job 3993:
## fpu16_top
module fpu16_top(
    input         aclk,
    input  [15:0] a,
    input  [15:0] b,
    input         a_valid,
    input         b_valid,
    output [15:0] add_result,
    output        add_valid,
    output [15:0] sub_result,
    output        sub_valid,
    output [15:0] mul_result,
    output        mul_valid,
    output [7:0]  cmp_result,
    output        cmp_valid
    );
For scale: ~3300 cells after synthesis, about 700 flip-flops, ~31000 sq um of cells after synthesis.
clock: 4.88 ns
lec_check: 0
cap_margin: 20
core_margin: 2
core_utilization: 70
cts_cluster_size: 45
place_density: 0.65
setup_slack_margin: -0.48
slew_margin: 20
run.sh (not shown) runs the stock make flow with config.mk's settings and CLKGATE_MAP_FILE=.
For job 3993, the flow was terminated by a tool error in global routing and produced no final design.
The following lists how job 5886 was set up differently from job 3993:
- swapping 70 for 72 in CORE_UTILIZATION
- swapping 0.65 for 0.38 in PLACE_DENSITY
- clearing SETUP_SLACK_MARGIN, which used to be -0.48
- clearing CTS_CLUSTER_SIZE, which used to be 45
Results
Job 5886 did not finish; a tool error ended it in global routing.
Reported for job 3993 and job 5886, cell total in the yosys stat output turned out identical to the last digit.
Post-detailed-placement half-perimeter wirelength of job 5886 falls short of that of job 3993 slightly.
Number of gates resized after CTS: job 5886 < job 3993
Job 5886 -> job 3993: instance tally after logic synthesis delta 0, exact match
Job 3993 → job 5886: number of CTS-inserted buffers lost about 1.5%; yosys stat chip area neither gained nor lost much; count of pins on the block boundary neither gained nor lost much; placer congestion estimate picked up an extra about 7%.
Effective utilization at floorplan came out higher on job 5886 than on job 3993.
The die used by job 5886 is smaller than the one used by job 3993.
[inputs] job 2742 vs job 5886
- PLACE_DENSITY removed (was 0.38)
- CORE_UTILIZATION changed from 72 to 40
- the clock period (ns, I/O delays scaled along) changed from 4.88 to 7.96
Notes after the runs:
- Job 2742 ran to completion and came out clean on the timing, DRC and antenna checks.
- Job 2742 does worse than job 5886 on placeable core region.
- Setup slack at placement: lower on job 5886
- Between job 5886 and job 2742, the flow reports half-perimeter wire length after placement decreasing by a little under 10%.
- | synthesized cell count | job 2742 vs job 5886 | ≈ equal |
- Overall die height, job 2742 and job 5886: lower on job 5886
- Number of placement rows, job 2742 and job 5886, higher one = job 2742.
- Re cell resize tally after clock tree synthesis: job 2742 is 76% down on job 5886.
- Relative to job 5886, final weighted congestion in routability-driven placement has gone down in job 2742.
The following lists how job 5922 was set up differently from job 2742:
- changing the clock period (ns, I/O delays scaled along) from 7.96 to 8.0
Job 5922 ends up with lower relative max-transition margin than job 2742 does.
Re power share of the clock group: job 2742 was lower than job 5922.
~same met2 capacity usage during global routing in job 5922 and job 2742
Looking at job 5922 and job 2742, the area of all placed cells without fillers is a wash.
Utilization across job 5922 and job 2742: no real change.
More vias were needed by job 5922 than by job 2742.
Compared with job 2742, job 5922 shows a higher share of the clock period used by the worst path.
The critical path depth of job 5922 is lower than that of job 2742.
Input changes introduced in job 6572 (baseline for comparison: job 5922):
- an added PLACE_DENSITY_LB_ADDON of 0.16
- a change of CORE_UTILIZATION from 40 to 26
- an added HOLD_SLACK_MARGIN of 0.17
- a change of CAP_MARGIN from 20 to 15
- an added SETUP_SLACK_MARGIN of -0.79
- an added CELL_PAD_IN_SITES_GLOBAL_PLACEMENT of 3
- an added CORE_ASPECT_RATIO of 0.51
- an added MIN_ROUTING_LAYER of met2
- an added GPL_ROUTABILITY_DRIVEN of 1
Findings:
- Job 6572 finished all stages; layout check result: FAIL, due to setup timing.
- Taking job 5922 over job 6572, the routed length on met3 ratio works out to 0.060.
- Note that the via count of the first global-routing pass recorded for job 6572 amounts to 1.8 times the value seen in job 5922.
- Looking at final critical path time including I/O delays and setup across both flows, job 6572 is the weaker of the two, with job 5922 ahead.
- Compared to job 5922, job 6572 has critical path required time 0.04 ns higher.

---

## build 94
Starting RTL as in the previous note.
clock: 13.2 ns
lec_check: 0
cap_margin: 35
cell_pad_in_sites_detail_placement: 1
core_margin: 2
core_utilization: 27
gpl_routability_driven: 0
hold_slack_margin: 0.07
max_routing_layer: met5
place_density_lb_addon: 0.14
setup_slack_margin: -0.27
slew_margin: 20
[inputs] build 85 vs build 94
- CORE_UTILIZATION changed from 27 to 31
- HOLD_SLACK_MARGIN removed (was 0.07)
- GPL_ROUTABILITY_DRIVEN removed (was 0)
- CELL_PAD_IN_SITES_DETAIL_PLACEMENT removed (was 1)
- PLACE_DENSITY_LB_ADDON removed (was 0.14)
- CAP_MARGIN changed from 35 to 20
- MAX_ROUTING_LAYER removed (was met5)
- SETUP_SLACK_MARGIN removed (was -0.27)
- the clock period (ns, I/O delays scaled along) changed from 13.2 to 7.96
==> results <==
- Build 85 vs build 94 — cell area climbed by a little under 10%
- Taking build 94 as the reference point, the standby leakage power of build 85 rises by about 14%.
- Summary — count of clock-net buffers in the final layout, build 85 relative to build 94: lower, by 12.
- Sort build 94 and build 85 by power density over the cells, ascending, and build 94 comes first.
- Per the comparison of build 85 with build 94, total instance count after detailed placement went up by 2.9%, number of antenna repair diodes now larger.
Edits applied to the flow inputs when going from build 85 to build 10:
- setting PLACE_DENSITY to 0.67 for the first time
- setting CTS_CLUSTER_SIZE to 37 for the first time
- changing CORE_UTILIZATION from 31 to 72
- changing the clock period (ns, I/O delays scaled along) from 7.96 to 7.55
==> comparison <==
- Re synthesized-area fraction occupied by and/or/nand/nor cells: no difference whatsoever between build 85 and build 10.
- Build 10 | ERROR | 5_1_grt
- Placed wire-length estimate after detailed placement of build 10 exceeds that of build 85 by a few percent.
- Post-synth design cell area across build 10 and build 85: no real change.
- In the tables for build 10 and build 85, floorplan-stage core utilization reads lower with build 85.
- On die height, the lower figure sits with build 10, not build 85.
Input changes introduced in build 88 (baseline for comparison: build 10):
- an added MAX_ROUTING_LAYER of met4
- a change of CORE_UTILIZATION from 72 to 67
- a deleted CTS_CLUSTER_SIZE that had been 37
- a deleted PLACE_DENSITY that had been 0.67
- a change of the clock period (ns, I/O delays scaled along) from 7.55 to 7.11
==> comparison <==
Every stage of build 88 finished as expected; the final checks, on the other hand, flagged setup timing, which means the layout fails.
Build 88 vs. build 10: height of the die moved up; die footprint rose by about 7%; routability congestion estimate down 0.051; number of post-CTS setup repair buffers decreased 19.
| area of the core | build 88 vs build 10 | about 8% higher |
Re number of hold-repair buffers added at the cts stage: no difference whatsoever between build 10 and build 88.
Build 10 -> build 88: synthesized chip area reported by yosys flat
Reported for build 10 and build 88, summed instance area of the synthesized netlist turned out identical to the last digit.
Number of placement rows came out higher on build 88 than on build 10.
Power is estimated from default activity; no workload was simulated.
